v43:
// alu_top
module alu_top (
    input clk,
    input [15:0] a,
    input [15:0] b,
    input [5:0] alufn,
    input fail,
    output reg z,
    output reg v,
    output reg n,
    output reg [15:0] out
  );
Size in the first run: about 6100 cells after synthesis, roughly 58 flip-flops, about 59 I/O pins, about 0.043 sq mm of cells after synthesis.
clock: 47.4 ns
lec_check: 0
cap_margin: 15
cell_pad_in_sites_global_placement: 2
core_aspect_ratio: 0.94
core_margin: 2
core_utilization: 28
cts_cluster_size: 100
gpl_timing_driven: 0
hold_slack_margin: -0.09
max_routing_layer: met5
place_density: 0.91
setup_slack_margin: -2.0
slew_margin: 20
run.sh (not shown) runs the stock make flow with config.mk's settings and CLKGATE_MAP_FILE=.
The layout from v43, despite a flow that completed every stage, fails the layout checks, with the failing checks listed as negative setup slack.
The following lists how v49 was set up differently from v43:
Settings: removing CELL_PAD_IN_SITES_GLOBAL_PLACEMENT (formerly 2); removing PLACE_DENSITY (formerly 0.91); removing CORE_ASPECT_RATIO (formerly 0.94); changing CORE_UTILIZATION from 28 to 70; removing GPL_TIMING_DRIVEN (formerly 0); changing CAP_MARGIN from 15 to 20; removing SETUP_SLACK_MARGIN (formerly -2.0); removing MAX_ROUTING_LAYER (formerly met5); removing HOLD_SLACK_MARGIN (formerly -0.09); removing CTS_CLUSTER_SIZE (formerly 100); changing the clock period (ns, I/O delays scaled along) from 47.4 to 20.6.
[summary]
Of v49 and v43, not a single run came through the flow clean. | v43 | all stages done | FAIL | negative setup slack |. Unique cell type count in the Yosys netlist: v49 vs v43 identical. In the flow results for v49 and v43, the die span in x is smaller on v49. Changes observed in v49 relative to v43: count of input and output buffers comparable, number of flops mapped to enable cells by yosys comparable. Compared to v43, v49 has starting utilization of the core area 42 points higher. Comparing v43 against v49, there is no change at all in average cell area after synthesis. Changes observed in v49 relative to v43: weighted congestion at the end of routability-driven global placement +23%; chip area -0.094 sq mm; height of the die -about 34%; total core area -60%.
### v49 -> v27
Settings: changing CORE_UTILIZATION from 70 to 40; changing the clock period (ns, I/O delays scaled along) from 20.6 to 80.0.
v27 has completed all stages; timing, DRC and antenna checks passed. Changes observed in v27 relative to v49: cell area after technology mapping level, top-level port count level. In v27, die outline width is higher than in v49. v27 vs. v49: overall die height shows an increase of 32%, placement row count shows an increase of about 30%, placeable core region shows an increase of about 75%, starting utilization of the core area shows a reduction of 30 points, routability-driven placement congestion ratio shows a reduction of 14%. Die outline area (v27 / v49): 1.7.
> inputs changed (v27 -> v44)
Settings: CORE_UTILIZATION now 65, was 40; the clock period (ns, I/O delays scaled along) now 65.3, was 80.0.
==> results <==
- What ended v44 was a tool error in 4_1_cts; the run never finished.
- v27 finished every stage and its layout cleared the timing, design-rule and antenna checks.
- Compared to v27, v44 has setup slack at placement 1.77 ns lower.
- Area of the placeable core on v44 is down relative to v27.
- Looking only at vertical extent of the die, and setting everything else aside, the higher value of v27 and v44 goes to v27.
- Die area was lower in v44 than in v27.

========
## run 1
Starting RTL as in the previous note.
clock: 80.0 ns
lec_check: 0
abc_area: 1
cap_margin: 20
cell_pad_in_sites_global_placement: 2
core_aspect_ratio: 0.5
core_margin: 2
core_utilization: 65
cts_cluster_diameter: 374
cts_cluster_size: 98
gpl_timing_driven: 0
max_routing_layer: met4
min_routing_layer: met2
slew_margin: 15
tns_end_percent: 25
Run 1 did not finish: a tool error stopped it during global placement without I/O (3_1_place_gp_skip_io).
The inputs of run 2 differ from those of run 1 as listed below.
==> flow/config.mk <==
export PLATFORM = sky130hd
export DESIGN_NAME = alu_top
export DESIGN_NICKNAME = alu_top
export VERILOG_FILES = /design/flow/design.v
export SDC_FILE = /design/flow/constraint.sdc
export NUM_CORES = 4
export LEC_CHECK = 0
export ABC_AREA = 1
export CAP_MARGIN = 20
export CORE_ASPECT_RATIO = 1.91
export CORE_MARGIN = 2
export CORE_UTILIZATION = 65
export GPL_TIMING_DRIVEN = 0
export HOLD_SLACK_MARGIN = 0.03
export SLEW_MARGIN = 20
### Flow results
FAIL run 2 @ global routing (5_1_grt): tool exited with error
Taking run 1 as the reference, in run 2 number of register bits inferred by synthesis about even, cell row count rose 63.
| die size | run 2 vs run 1 | ≈ equal |
The following lists how run 3 was set up differently from run 2:
==> flow/config.mk <==
export PLATFORM = sky130hd
export DESIGN_NAME = alu_top
export DESIGN_NICKNAME = alu_top
export VERILOG_FILES = /design/flow/design.v
export SDC_FILE = /design/flow/constraint.sdc
export NUM_CORES = 4
export LEC_CHECK = 0
export CAP_MARGIN = 20
export CORE_MARGIN = 2
export CORE_UTILIZATION = 61
export CTS_CLUSTER_SIZE = 77
export MAX_ROUTING_LAYER = met4
export SETUP_SLACK_MARGIN = 5.0
export SLEW_MARGIN = 20
Results
Run 3 did not stop at any stage, and its layout met the timing, design-rule and antenna checks.
Of run 3 and run 2, the run reporting the higher placement row count was run 2.
The lower post-place setup slack came out of run 2.
Cmp run 3 vs run 2: die boundary width higher in run 3
Number of instances in the synthesized netlist in run 3 is about 10% lower than in run 2
Per the comparison of run 3 with run 2, routability-driven placement congestion ratio moved down; mean area per synthesized cell moved up; core outline area moved up; HPWL reported at the end of detailed placement moved up.
The inputs of run 4 differ from those of run 3 as listed below.
diff --git a/flow/config.mk b/flow/config.mk
--- a/flow/config.mk
+++ b/flow/config.mk
@@ -9,6 +9,3 @@
 export CORE_MARGIN = 2
-export CORE_UTILIZATION = 61
-export CTS_CLUSTER_SIZE = 77
-export MAX_ROUTING_LAYER = met4
-export SETUP_SLACK_MARGIN = 5.0
+export CORE_UTILIZATION = 58
 export SLEW_MARGIN = 20
==> flow/constraint.sdc <==
create_clock -name core_clock -period 65.3 [get_ports {clk}]
set_input_delay 13.0600 -clock core_clock [delete_from_list [all_inputs] [get_ports {clk}]]
set_output_delay 13.0600 -clock core_clock [all_outputs]
set_load 0.01 [all_outputs]
## What came out
Area of the placeable core (run 4 vs. run 3) increases by a few percent
Diff run 4 and run 3: vertical die size higher in run 4
Comparing run 4 against run 3, there is no change at all in post-synthesis chip area from yosys.
The run showing the smaller number of setup buffers added after CTS is run 3.
As the logs show, run 4 stopped at global routing (5_1_grt) after a tool error, so it never reached the end of the flow.
Between run 4 and run 3, the async set or reset register ratio after synthesis figures differ only marginally.

========
alu_top again, from the RTL that the note above started with.
==> flow/config.mk <==
export PLATFORM = sky130hd
export DESIGN_NAME = alu_top
export DESIGN_NICKNAME = alu_top
export VERILOG_FILES = /design/flow/design.v
export SDC_FILE = /design/flow/constraint.sdc
export NUM_CORES = 4
export LEC_CHECK = 0
export CAP_MARGIN = 20
export CORE_MARGIN = 2
export CORE_UTILIZATION = 23
export SLEW_MARGIN = 20
==> flow/constraint.sdc <==
create_clock -name core_clock -period 77.8 [get_ports {clk}]
set_input_delay 15.5600 -clock core_clock [delete_from_list [all_inputs] [get_ports {clk}]]
set_output_delay 15.5600 -clock core_clock [all_outputs]
set_load 0.01 [all_outputs]
Edit:
CORE_UTILIZATION = 65   (was 23)
clock period = 65.6 ns   (was 77.8 ns; I/O delays follow)
What happened: With this change the flow stopped in 5_1_grt (GRT-0116). Area after synthesis stays the same. Die area goes down by 64%. Synthesized cell count stays the same.
Edit:
CORE_UTILIZATION = 12   (was 65)
clock period = 97.0 ns   (was 65.6 ns; I/O delays follow)
This time the run ran to the end with no violations.
Die area went up to 5.3 times its value.
Area after synthesis does not change.
Synthesized cell count is unchanged.
Edit:
CORE_UTILIZATION = 68   (was 12)
CTS_CLUSTER_DIAMETER = 303   (was not set)
CTS_CLUSTER_SIZE = 99   (was not set)
clock period = 64.1 ns   (was 97.0 ns; I/O delays follow)
The new run failed in 4_1_cts, error DPL-0038. Die size goes down by 82%. Synthesized cell count does not change. Synthesized area does not change.
Edit:
CAP_MARGIN = 35   (was 20)
CORE_UTILIZATION = 72   (was 68)
CTS_CLUSTER_DIAMETER = not set   (was 303)
CTS_CLUSTER_SIZE = not set   (was 99)
clock period = 19.9 ns   (was 64.1 ns; I/O delays follow)
This time the run ended with an error in 3_5_place_dp with DPL-0038.
Die size drops by 5.5%.
Area after synthesis stays the same.
Synthesized cell count stays the same.

========
== v29 ==
Starting RTL as in the previous note.
Settings: LEC_CHECK=0, CAP_MARGIN=15, CELL_PAD_IN_SITES_GLOBAL_PLACEMENT=2, CORE_ASPECT_RATIO=1.89, CORE_MARGIN=2, CORE_UTILIZATION=70, CTS_CLUSTER_DIAMETER=357, CTS_CLUSTER_SIZE=32, HOLD_SLACK_MARGIN=-0.09, MAX_ROUTING_LAYER=met5, SETUP_SLACK_MARGIN=-1.75, SLEW_MARGIN=20; clock period 17.4 ns.
v29 never completed, since it errored out during 3_1_place_gp_skip_io.
#### Input delta (v45 over v29)
==> flow/config.mk <==
export PLATFORM = sky130hd
export DESIGN_NAME = alu_top
export DESIGN_NICKNAME = alu_top
export VERILOG_FILES = /design/flow/design.v
export SDC_FILE = /design/flow/constraint.sdc
export NUM_CORES = 4
export LEC_CHECK = 0
export CAP_MARGIN = 20
export CORE_MARGIN = 2
export CORE_UTILIZATION = 70
export CTS_CLUSTER_SIZE = 25
export PLACE_DENSITY_LB_ADDON = 0.27
export SLEW_MARGIN = 20
==> flow/constraint.sdc <==
create_clock -name core_clock -period 19.9 [get_ports {clk}]
set_input_delay 3.9800 -clock core_clock [delete_from_list [all_inputs] [get_ports {clk}]]
set_output_delay 3.9800 -clock core_clock [all_outputs]
set_load 0.01 [all_outputs]
Notes after the runs:
3_5_place_dp: v45 exited with error
Area fraction in full adders, half adders and majority gates: v29 vs v45 identical
Reported for v45 and v29, synthesized cell area turned out identical to the last digit.
Changes observed in v45 relative to v29: die span in y went down about 27%; synthesized cell count held.
Summary of v45 over v29: row count saw a decrease; die outline area did not really move.
#### Input delta (v18 over v45)
-- flow/config.mk --
<<< v45, line 9
export CORE_MARGIN = 2
export CORE_UTILIZATION = 70
export CTS_CLUSTER_SIZE = 25
export PLACE_DENSITY_LB_ADDON = 0.27
export SLEW_MARGIN = 20
>>> v18, line 9
export CORE_MARGIN = 2
export CORE_UTILIZATION = 50
export SLEW_MARGIN = 20
export TNS_END_PERCENT = 100
==> flow/constraint.sdc <==
create_clock -name core_clock -period 65.3 [get_ports {clk}]
set_input_delay 13.0600 -clock core_clock [delete_from_list [all_inputs] [get_ports {clk}]]
set_output_delay 13.0600 -clock core_clock [all_outputs]
set_load 0.01 [all_outputs]
==> results <==
The flow for v18 finished, though final verification flagged negative setup slack.
Synthesized area: v45 vs v18 identical
Delta (v18 minus v45): placeable core region went up, die area went up, post-synthesis sequential element count did not really move, width of the chip went up.
Here is what was changed in the inputs of v56 compared with v18.
-- flow/config.mk --
<<< v18, line 9
export CORE_MARGIN = 2
export CORE_UTILIZATION = 50
export SLEW_MARGIN = 20
export TNS_END_PERCENT = 100
>>> v56, line 9
export CORE_MARGIN = 2
export CORE_UTILIZATION = 58
export SLEW_MARGIN = 20
export TNS_END_PERCENT = 5
==> results <==
Stage in which a tool error killed v56: 5_1_grt. Compared with v18, in v56 die boundary width fell by 7.1%, cell total after placement fell by 245. Against v18, v56 comes in 0.012 mm2 lower on die area. v56 against v18: count of buffers added by post-CTS timing repair for setup went up by about 24%; post-place instance area moved down; area after synthesis neither gained nor lost much.
